// bf16_unit
module bf16_unit
# (parameter G = 6) (
    input  clk,
    input  reset,
    input  [15:0] in1,
    input  [15:0] in2,
    input  [15:0] in3,
    input  [15:0] in4,
    input  [15:0] in5,
    input  [15:0] in6,
    input  [15:0] in7,
    input  [15:0] in8,
    input  [15:0] in9,
    input  [15:0] in10,
    input  [15:0] in11,
    input  [15:0] in12,
    input  [15:0] in13,
    input  [15:0] in14,
    input  [15:0] in15,
    input  [15:0] in16,
    input  [15:0] in17,
    input  [15:0] in18,
    input  [4:0] funct5,
    output wire [15:0] result
);
Settings: LEC_CHECK=0, ABC_AREA=1, CAP_MARGIN=20, CELL_PAD_IN_SITES_DETAIL_PLACEMENT=2, CORE_MARGIN=9, CORE_UTILIZATION=28, GPL_ROUTABILITY_DRIVEN=0, HOLD_SLACK_MARGIN=0.25, PLACE_DENSITY=0.6, SLEW_MARGIN=20, TNS_END_PERCENT=70; clock period 9.0 ns.
run.sh (not shown) runs the stock make flow with config.mk's settings and CLKGATE_MAP_FILE=.
The first run ended with an error in global routing (GRT-0232).
Edit:
Settings changed: ABC_AREA 1 to not set, CELL_PAD_IN_SITES_DETAIL_PLACEMENT 2 to not set, CORE_MARGIN 9 to 2, CORE_UTILIZATION 28 to 55, GPL_ROUTABILITY_DRIVEN 0 to not set, HOLD_SLACK_MARGIN 0.25 to not set, TNS_END_PERCENT 70 to not set.
Clock period 9.0 ns to 6.68 ns, I/O delays scaled along.
What happened: The changed run produced a clean layout; die area came out lower by well over a third; area after synthesis fell by a few percent; synthesized cell count shrinks by a quarter to a third.
Edit:
Settings changed: CORE_UTILIZATION 55 to 40.
Clock period 6.68 ns to 7.67 ns, I/O delays scaled along.
What happened: The new run completed with no timing, DRC or antenna violations. Sequential cell count does not change. Non-clock buffer count drops by 21. Total power shrinks by roughly a tenth.
Edit:
Clock period 7.67 ns to 12.4 ns, I/O delays scaled along.
What happened: Design area hardly moves; routed wire length rose by about 0.55%; count of clock-buffer cells in the layout grows by 7; die area does not change; area after synthesis stays the same.


== job 4614 ==
bf16_unit again, from the RTL that the note above started with.
==> flow/config.mk <==
export PLATFORM = sky130hd
export DESIGN_NAME = bf16_unit
export DESIGN_NICKNAME = bf16_unit
export VERILOG_FILES = /design/flow/design.v
export SDC_FILE = /design/flow/constraint.sdc
export NUM_CORES = 4
export LEC_CHECK = 0
export ABC_AREA = 0
export CAP_MARGIN = 20
export CORE_ASPECT_RATIO = 0.52
export CORE_MARGIN = 2
export CORE_UTILIZATION = 71
export CTS_CLUSTER_DIAMETER = 80
export GPL_ROUTABILITY_DRIVEN = 1
export SETUP_SLACK_MARGIN = 0.66
export SLEW_MARGIN = 20
==> flow/constraint.sdc <==
create_clock -name core_clock -period 7.44 [get_ports {clk}]
set_input_delay 1.4880 -clock core_clock [delete_from_list [all_inputs] [get_ports {clk}]]
set_output_delay 1.4880 -clock core_clock [all_outputs]
set_load 0.01 [all_outputs]
Input changes introduced in job 3539 (baseline for comparison: job 4614):
diff --git a/flow/config.mk b/flow/config.mk
--- a/flow/config.mk
+++ b/flow/config.mk
@@ -7,3 +7,3 @@
 export LEC_CHECK = 0
-export ABC_AREA = 0
+export ABC_AREA = 1
 export CAP_MARGIN = 20
@@ -11,6 +11,8 @@
 export CORE_MARGIN = 2
-export CORE_UTILIZATION = 71
+export CORE_UTILIZATION = 42
 export CTS_CLUSTER_DIAMETER = 80
+export CTS_CLUSTER_SIZE = 26
 export GPL_ROUTABILITY_DRIVEN = 1
-export SETUP_SLACK_MARGIN = 0.66
+export HOLD_SLACK_MARGIN = 0.18
+export PLACE_DENSITY = 0.4
 export SLEW_MARGIN = 20
==> flow/constraint.sdc <==
create_clock -name core_clock -period 5.84 [get_ports {clk}]
set_input_delay 1.1680 -clock core_clock [delete_from_list [all_inputs] [get_ports {clk}]]
set_output_delay 1.1680 -clock core_clock [all_outputs]
set_load 0.01 [all_outputs]
[summary]
What job 4614 reported for post-detailed-routing wire length has to be multiplied by 1.3 to get the figure for job 3539. Job 3539: signed area change from the synthesized netlist to the final layout is 1.6 points lower than what job 4614 reported. Diff job 4614 -> job 3539 | global routing usage summed across all routing layers | decrease of 9.8 points.
Inputs modified between job 3539 and job 7166:
diff --git a/flow/config.mk b/flow/config.mk
--- a/flow/config.mk
+++ b/flow/config.mk
@@ -7,3 +7,3 @@
 export LEC_CHECK = 0
-export ABC_AREA = 1
+export ABC_AREA = 0
 export CAP_MARGIN = 20
@@ -11,3 +11,3 @@
 export CORE_MARGIN = 2
-export CORE_UTILIZATION = 42
+export CORE_UTILIZATION = 66
 export CTS_CLUSTER_DIAMETER = 80
@@ -16,3 +16,3 @@
 export HOLD_SLACK_MARGIN = 0.18
-export PLACE_DENSITY = 0.4
+export SETUP_SLACK_MARGIN = -0.59
 export SLEW_MARGIN = 20
==> flow/constraint.sdc <==
create_clock -name core_clock -period 8.6 [get_ports {clk}]
set_input_delay 1.7200 -clock core_clock [delete_from_list [all_inputs] [get_ports {clk}]]
set_output_delay 1.7200 -clock core_clock [all_outputs]
set_load 0.01 [all_outputs]
Notes after the runs:
Job 7166 completed every stage of the flow, and the final layout passed the timing, DRC and antenna checks.
Compared with job 3539, job 7166 shows a higher final standard cell utilization of the core.
A last element of the critical path of result[1] is what job 7166 shows, while result[15] belongs to job 3539.
Taking job 3539 as the reference, in job 7166 tap cell count fell by 2186; synthesized cell count fell by 27%; final cell area excluding filler cells fell by 14000 um^2.
The peak per-stage delay on the critical path of job 7166 exceeds that of job 3539 by 0.27 ns.
Job 7166 against job 3539: share of power burned in the clock network increased 6.8 points; average cell area after synthesis increased 2.0 um^2; number of cells on the critical path decreased 10; floorplan utilization increased 24 points.
> inputs changed (job 7166 -> job 4217)
diff --git a/flow/config.mk b/flow/config.mk
--- a/flow/config.mk
+++ b/flow/config.mk
@@ -11,4 +11,4 @@
 export CORE_MARGIN = 2
-export CORE_UTILIZATION = 66
-export CTS_CLUSTER_DIAMETER = 80
+export CORE_UTILIZATION = 61
+export CTS_CLUSTER_DIAMETER = 224
 export CTS_CLUSTER_SIZE = 26
@@ -16,3 +16,3 @@
 export HOLD_SLACK_MARGIN = 0.18
-export SETUP_SLACK_MARGIN = -0.59
-export SLEW_MARGIN = 20
+export SETUP_SLACK_MARGIN = 1.73
+export SLEW_MARGIN = 5
==> flow/constraint.sdc <==
create_clock -name core_clock -period 5.84 [get_ports {clk}]
set_input_delay 1.1680 -clock core_clock [delete_from_list [all_inputs] [get_ports {clk}]]
set_output_delay 1.1680 -clock core_clock [all_outputs]
set_load 0.01 [all_outputs]
Findings:
- From job 7166 to job 4217 the numbers moved as follows: met1 usage saw a decrease; clock distribution area overhead in the final layout lost 0.18 points; internal power now larger.
- Area figure in the yosys stat output came out exactly the same in job 7166 and job 4217.
- Core util | job 4217 vs job 7166 | job 4217 lower
- Job 4217 vs job 7166 — post-CTS resize count rose 561.
- Summary of job 4217 over job 7166: final worst slack decreased 0.64 ns, sequential portion of the cell area decreased 1.1 points.
- On first-iteration DRC count: between job 7166 and job 4217, it ends up lower for job 4217.
- [compare] base=job 7166 new=job 4217: via count went up by 1.1%; power went up by 14 mW.
Setup changes, job 4217 to job 2717
==> flow/config.mk <==
export PLATFORM = sky130hd
export DESIGN_NAME = bf16_unit
export DESIGN_NICKNAME = bf16_unit
export VERILOG_FILES = /design/flow/design.v
export SDC_FILE = /design/flow/constraint.sdc
export NUM_CORES = 4
export LEC_CHECK = 0
export ABC_AREA = 0
export CAP_MARGIN = 20
export CORE_ASPECT_RATIO = 0.93
export CORE_MARGIN = 2
export CORE_UTILIZATION = 72
export CTS_CLUSTER_DIAMETER = 80
export GPL_ROUTABILITY_DRIVEN = 1
export SLEW_MARGIN = 20
==> flow/constraint.sdc <==
create_clock -name core_clock -period 4.39 [get_ports {clk}]
set_input_delay 0.8780 -clock core_clock [delete_from_list [all_inputs] [get_ports {clk}]]
set_output_delay 0.8780 -clock core_clock [all_outputs]
set_load 0.01 [all_outputs]
## What came out
Although it ran to completion, job 2717 produced a layout that fails the final checks because of setup timing.
Proportion of power drawn by the clock network was lower in the run labelled job 4217.
On job 2717: vertical die dimension is about 23% higher than what job 4217 gave.
The sequential power in job 2717 sits about 33% above the value recorded for job 4217.
Total power per unit cell area in job 2717 is about 60% above job 4217.
Of job 2717 and job 4217, the run reporting the higher clock tree cell share of total cell area was job 2717.
Via count: job 2717 vs job 4217 up 4715
Total wire length delta for job 2717 relative to job 4217: 13000 um higher
Diff job 4217 -> job 2717 | net count reported at finish | up by a few percent
Against job 4217, job 2717 comes in 15 points higher on utilization of the core after routing.
Setup WNS job 4217 -> job 2717: worse


v28:
bf16_unit again, from the RTL that the note above started with.
Settings: LEC_CHECK=0, ABC_AREA=1, CAP_MARGIN=35, CELL_PAD_IN_SITES_DETAIL_PLACEMENT=2, CORE_ASPECT_RATIO=0.67, CORE_MARGIN=9, CORE_UTILIZATION=23, CTS_CLUSTER_SIZE=26, GPL_ROUTABILITY_DRIVEN=0, HOLD_SLACK_MARGIN=0.25, MIN_ROUTING_LAYER=met2, PLACE_DENSITY=0.6, SETUP_SLACK_MARGIN=1.85, SLEW_MARGIN=35, TNS_END_PERCENT=40; clock period 9.0 ns.
v28 got as far as global routing, where a tool error ended the run.
For v48, these inputs were changed with respect to v28:
# v28
export LEC_CHECK = 0
export ABC_AREA = 1
export CAP_MARGIN = 35
export CELL_PAD_IN_SITES_DETAIL_PLACEMENT = 2
export CORE_ASPECT_RATIO = 0.67
export CORE_MARGIN = 9
export CORE_UTILIZATION = 23
export CTS_CLUSTER_SIZE = 26
export GPL_ROUTABILITY_DRIVEN = 0
export HOLD_SLACK_MARGIN = 0.25
export MIN_ROUTING_LAYER = met2
export PLACE_DENSITY = 0.6
export SETUP_SLACK_MARGIN = 1.85
export SLEW_MARGIN = 35
export TNS_END_PERCENT = 40
create_clock -name core_clock -period 9.0 [get_ports {clk}]
# v48
export LEC_CHECK = 0
export CAP_MARGIN = 20
export CORE_MARGIN = 2
export CORE_UTILIZATION = 70
export PLACE_DENSITY = 0.6
export SLEW_MARGIN = 20
create_clock -name core_clock -period 6.24 [get_ports {clk}]
[summary]
Looking at the reports, v48 completed the entire flow and the layout it produced met the timing, DRC and antenna checks.
On adder and majority gate portion of the synthesized area: between v28 and v48, it ends up higher for v48.
v28 → v48: cell total after placement fell by about 40%, chip area line of the yosys report fell by 10000 sq um, number of H-tree levels stayed essentially flat.
v48 against v28: synthesized cell count down 6962; overall die width down 55%; net count after synthesis went down by 6962; area share of and-or/or-and cells after synthesis went up.
v28 → v48: core footprint moved down, HPWL after detailed placement now smaller.
### v48 -> v16
# v48
export LEC_CHECK = 0
export CAP_MARGIN = 20
export CORE_MARGIN = 2
export CORE_UTILIZATION = 70
export PLACE_DENSITY = 0.6
export SLEW_MARGIN = 20
create_clock -name core_clock -period 6.24 [get_ports {clk}]
# v16
export LEC_CHECK = 0
export CAP_MARGIN = 20
export CORE_MARGIN = 2
export CORE_UTILIZATION = 71
export CTS_CLUSTER_SIZE = 14
export SLEW_MARGIN = 20
create_clock -name core_clock -period 5.92 [get_ports {clk}]
Findings:
From v48 to v16 the numbers moved as follows: area growth from synthesis to layout lost 0.47 points; fraction of area in non-clock buffers neither gained nor lost much; number of gates resized after CTS picked up an extra 15; design area lost 0.43%. Between v16 and v48, it is v16 whose count of buffers not belonging to the clock network in the layout is higher, by 0.43%. Cell count came out lower on v16 than on v48. Diff v16..v48 | share of the cycle needed by the critical path after routing | negligible. Number of nets in the finished design essentially unchanged between v48 and v16.
[inputs] v37 vs v16
# v16
export LEC_CHECK = 0
export CAP_MARGIN = 20
export CORE_MARGIN = 2
export CORE_UTILIZATION = 71
export CTS_CLUSTER_SIZE = 14
export SLEW_MARGIN = 20
create_clock -name core_clock -period 5.92 [get_ports {clk}]
# v37
export LEC_CHECK = 0
export CAP_MARGIN = 20
export CORE_MARGIN = 2
export CORE_UTILIZATION = 70
export PLACE_DENSITY = 0.6
export SLEW_MARGIN = 20
create_clock -name core_clock -period 6.22 [get_ports {clk}]
## What came out
- Relative to v16, delay of the slowest cell on the worst path has decreased by 0.14 ns in v37.
- When the final numbers for v37 and v16 were put side by side, the proportion of power drawn by the clock network turned out to be greater in v37.
- In the tables for v37 and v16, detailed-route wire length reads lower with v16.
- Looking at number of setup buffers added after CTS, v37 sits 1 below v16.


bf16_unit again, from the RTL that the note above started with.
==> flow/config.mk <==
export PLATFORM = sky130hd
export DESIGN_NAME = bf16_unit
export DESIGN_NICKNAME = bf16_unit
export VERILOG_FILES = /design/flow/design.v
export SDC_FILE = /design/flow/constraint.sdc
export NUM_CORES = 4
export LEC_CHECK = 0
export ABC_AREA = 0
export CAP_MARGIN = 25
export CORE_ASPECT_RATIO = 1.08
export CORE_MARGIN = 2
export CORE_UTILIZATION = 42
export CTS_CLUSTER_DIAMETER = 80
export CTS_CLUSTER_SIZE = 22
export GPL_ROUTABILITY_DRIVEN = 1
export HOLD_SLACK_MARGIN = 0.18
export PLACE_DENSITY = 0.4
export SETUP_SLACK_MARGIN = -0.64
export SLEW_MARGIN = 20
==> flow/constraint.sdc <==
create_clock -name core_clock -period 13.8 [get_ports {clk}]
set_input_delay 2.7600 -clock core_clock [delete_from_list [all_inputs] [get_ports {clk}]]
set_output_delay 2.7600 -clock core_clock [all_outputs]
set_load 0.01 [all_outputs]
The first run completed with no timing, DRC or antenna violations.
Edit:
- CAP_MARGIN: 25 -> 15
- CORE_ASPECT_RATIO: 1.08 -> 0.93
- CORE_UTILIZATION: 42 -> 72
- CTS_CLUSTER_SIZE: 22 -> unset
- HOLD_SLACK_MARGIN: 0.18 -> -0.09
- PLACE_DENSITY: 0.4 -> unset
- SETUP_SLACK_MARGIN: -0.64 -> unset
- clock period: 13.8 -> 4.39 ns (I/O delays scaled with it)
=> The new run finished with setup timing left. Worst setup slack is worse by 6300 ps. Die size decreases by about 40%. Clock skew came out higher by 10 ps. Final area goes up by about 4.3%.
Edit:
- ABC_AREA: 0 -> unset
- CAP_MARGIN: 15 -> 35
- CORE_ASPECT_RATIO: 0.93 -> unset
- CTS_CLUSTER_DIAMETER: 80 -> unset
- CTS_CLUSTER_SIZE: unset -> 14
- GPL_ROUTABILITY_DRIVEN: 1 -> unset
- HOLD_SLACK_MARGIN: -0.09 -> unset
- PLACE_DENSITY_LB_ADDON: unset -> 0.29
- clock period: 4.39 -> 4.8 ns (I/O delays scaled with it)
The new run produced a layout that fails on antenna rules, setup timing; clock skew came out lower by 6.4 ps; power came out lower by roughly a tenth; wire length came out lower by a few percent.
Edit:
- CAP_MARGIN: 35 -> 20
- CORE_UTILIZATION: 72 -> 9
- CTS_CLUSTER_SIZE: 14 -> unset
- PLACE_DENSITY: unset -> 0.6
- PLACE_DENSITY_LB_ADDON: 0.29 -> unset
- clock period: 4.8 -> 11.4 ns (I/O delays scaled with it)
After rerunning:
- Now the flow ran to the end with no violations
- final area increases by 14%
- global-route usage is lower by 30 points
- worst setup slack is better by 3600 ps
- clock skew climbs by 96 ps
- count of clock-buffer cells in the layout goes down by 25
- power goes down by 56%
- register-to-register slack gets better by 6200 ps
- wire length rises by 15%
- utilization decreases by 68 points
- worst hold slack loses 83 ps
Edit:
- CORE_UTILIZATION: 9 -> 45
- clock period: 11.4 -> 7.67 ns (I/O delays scaled with it)
The changed run finished with timing, DRC and antenna clean.
Worst setup slack loses 2500 ps.
First-iteration DRC count went down by 4.6%.
Total power rose by 46%.
Core utilization came out higher by 39 points.
Cell area drops by 12%.
Sequential power came out higher by 48%.
Global-route usage went up by 17 points.
Wire length decreases by 14%.
Die size is lower by 80%.
Synthesized cell count does not change.
Clock power is higher by 43%.


bf16_unit again, from the RTL that the note above started with.
Design bf16_unit, start of the top module:
module bf16_unit
# (parameter G = 6) (
    input  clk,
    input  reset,
    input  [15:0] in1,
    input  [15:0] in2,
    input  [15:0] in3,
    input  [15:0] in4,
    input  [15:0] in5,
    input  [15:0] in6,
    input  [15:0] in7,
    input  [15:0] in8,
    input  [15:0] in9,
    input  [15:0] in10,
    input  [15:0] in11,
    input  [15:0] in12,
    input  [15:0] in13,
    input  [15:0] in14,
    input  [15:0] in15,
    input  [15:0] in16,
    input  [15:0] in17,
    input  [15:0] in18,
    input  [4:0] funct5,
    output wire [15:0] result
);
clock: 9.0 ns
lec_check: 0
abc_area: 1
cap_margin: 15
cell_pad_in_sites_detail_placement: 2
core_aspect_ratio: 0.67
core_margin: 9
core_utilization: 23
cts_cluster_size: 26
gpl_routability_driven: 0
gpl_timing_driven: 0
hold_slack_margin: 0.25
min_routing_layer: met1
place_density: 0.6
setup_slack_margin: 1.85
slew_margin: 35
tns_end_percent: 40
The starting point stopped in global routing (5_1_grt).
Edit:
==> flow/config.mk (replaced) <==
export PLATFORM = sky130hd
export DESIGN_NAME = bf16_unit
export DESIGN_NICKNAME = bf16_unit
export VERILOG_FILES = /design/flow/design.v
export SDC_FILE = /design/flow/constraint.sdc
export NUM_CORES = 4
export LEC_CHECK = 0
export CAP_MARGIN = 20
export CORE_MARGIN = 2
export CORE_UTILIZATION = 21
export PLACE_DENSITY = 0.6
export SLEW_MARGIN = 20
==> flow/constraint.sdc (replaced) <==
create_clock -name core_clock -period 13.5 [get_ports {clk}]
set_input_delay 2.7000 -clock core_clock [delete_from_list [all_inputs] [get_ports {clk}]]
set_output_delay 2.7000 -clock core_clock [all_outputs]
set_load 0.01 [all_outputs]
=> Now the flow produced a clean layout; die area hardly moves; area after synthesis fell by 5.7%; synthesized cell count fell by 27%.
Edit:
--- a/flow/config.mk
+++ b/flow/config.mk
@@ -9,4 +9,5 @@
 export CORE_MARGIN = 2
-export CORE_UTILIZATION = 21
+export CORE_UTILIZATION = 40
 export PLACE_DENSITY = 0.6
+export SETUP_SLACK_MARGIN = -0.46
 export SLEW_MARGIN = 20
==> flow/constraint.sdc (replaced) <==
create_clock -name core_clock -period 7.67 [get_ports {clk}]
set_input_delay 1.5340 -clock core_clock [delete_from_list [all_inputs] [get_ports {clk}]]
set_output_delay 1.5340 -clock core_clock [all_outputs]
set_load 0.01 [all_outputs]
What happened: The changed run produced a clean layout. Utilization increases by 21 points. Sequential share of layout area increases by 1.0 points. Final area decreases by about 3%. Routed wire length decreases by 4.6%. Power increases by 80%. Setup slack gets worse by 4.1 ns. Critical path depth decreases by 1. Cell count decreases by 17%.
Edit:
--- a/flow/config.mk
+++ b/flow/config.mk
@@ -9,5 +9,4 @@
 export CORE_MARGIN = 2
-export CORE_UTILIZATION = 40
-export PLACE_DENSITY = 0.6
-export SETUP_SLACK_MARGIN = -0.46
+export CORE_UTILIZATION = 72
+export PLACE_DENSITY = 0.42
 export SLEW_MARGIN = 20
==> flow/constraint.sdc (replaced) <==
create_clock -name core_clock -period 7.25 [get_ports {clk}]
set_input_delay 1.4500 -clock core_clock [delete_from_list [all_inputs] [get_ports {clk}]]
set_output_delay 1.4500 -clock core_clock [all_outputs]
set_load 0.01 [all_outputs]
Global-route usage goes up by 15 points.
Design area goes down by a few percent.
Power goes up by a few percent.
Wire length goes up slightly.
Sequential power goes up by a few percent.
Non-clock buffer count goes up by 10.
Hold slack gets better by 0.021 ns.
Edit:
--- a/flow/config.mk
+++ b/flow/config.mk
@@ -10,3 +10,4 @@
 export CORE_UTILIZATION = 72
-export PLACE_DENSITY = 0.42
+export CTS_CLUSTER_DIAMETER = 350
+export CTS_CLUSTER_SIZE = 14
 export SLEW_MARGIN = 20
==> flow/constraint.sdc (replaced) <==
create_clock -name core_clock -period 4.86 [get_ports {clk}]
set_input_delay 0.9720 -clock core_clock [delete_from_list [all_inputs] [get_ports {clk}]]
set_output_delay 0.9720 -clock core_clock [all_outputs]
set_load 0.01 [all_outputs]
Outcome:
- Now the flow finished but fails on negative setup slack
- count of clock-buffer cells in the layout shrinks by 149
- via count hardly moves
- power grows by about 34%
Edit:
--- a/flow/config.mk
+++ b/flow/config.mk
@@ -7,7 +7,8 @@
 export LEC_CHECK = 0
-export CAP_MARGIN = 20
+export CAP_MARGIN = 35
 export CORE_MARGIN = 2
 export CORE_UTILIZATION = 72
-export CTS_CLUSTER_DIAMETER = 350
+export CTS_CLUSTER_DIAMETER = 67
 export CTS_CLUSTER_SIZE = 14
+export PLACE_DENSITY = 0.4
 export SLEW_MARGIN = 20
==> flow/constraint.sdc (replaced) <==
create_clock -name core_clock -period 4.58 [get_ports {clk}]
set_input_delay 0.9160 -clock core_clock [delete_from_list [all_inputs] [get_ports {clk}]]
set_output_delay 0.9160 -clock core_clock [all_outputs]
set_load 0.01 [all_outputs]
The changed run completed, yet does not pass: negative setup slack.
Power goes up by 8.1%.
Worst setup slack is worse by 0.024 ns.
Design area goes up by 1.5%.
Core utilization goes up by 1.2 points.
Die size is unchanged.
Via count goes up by 0.60%.
Power and IR drop assume default switching activity.
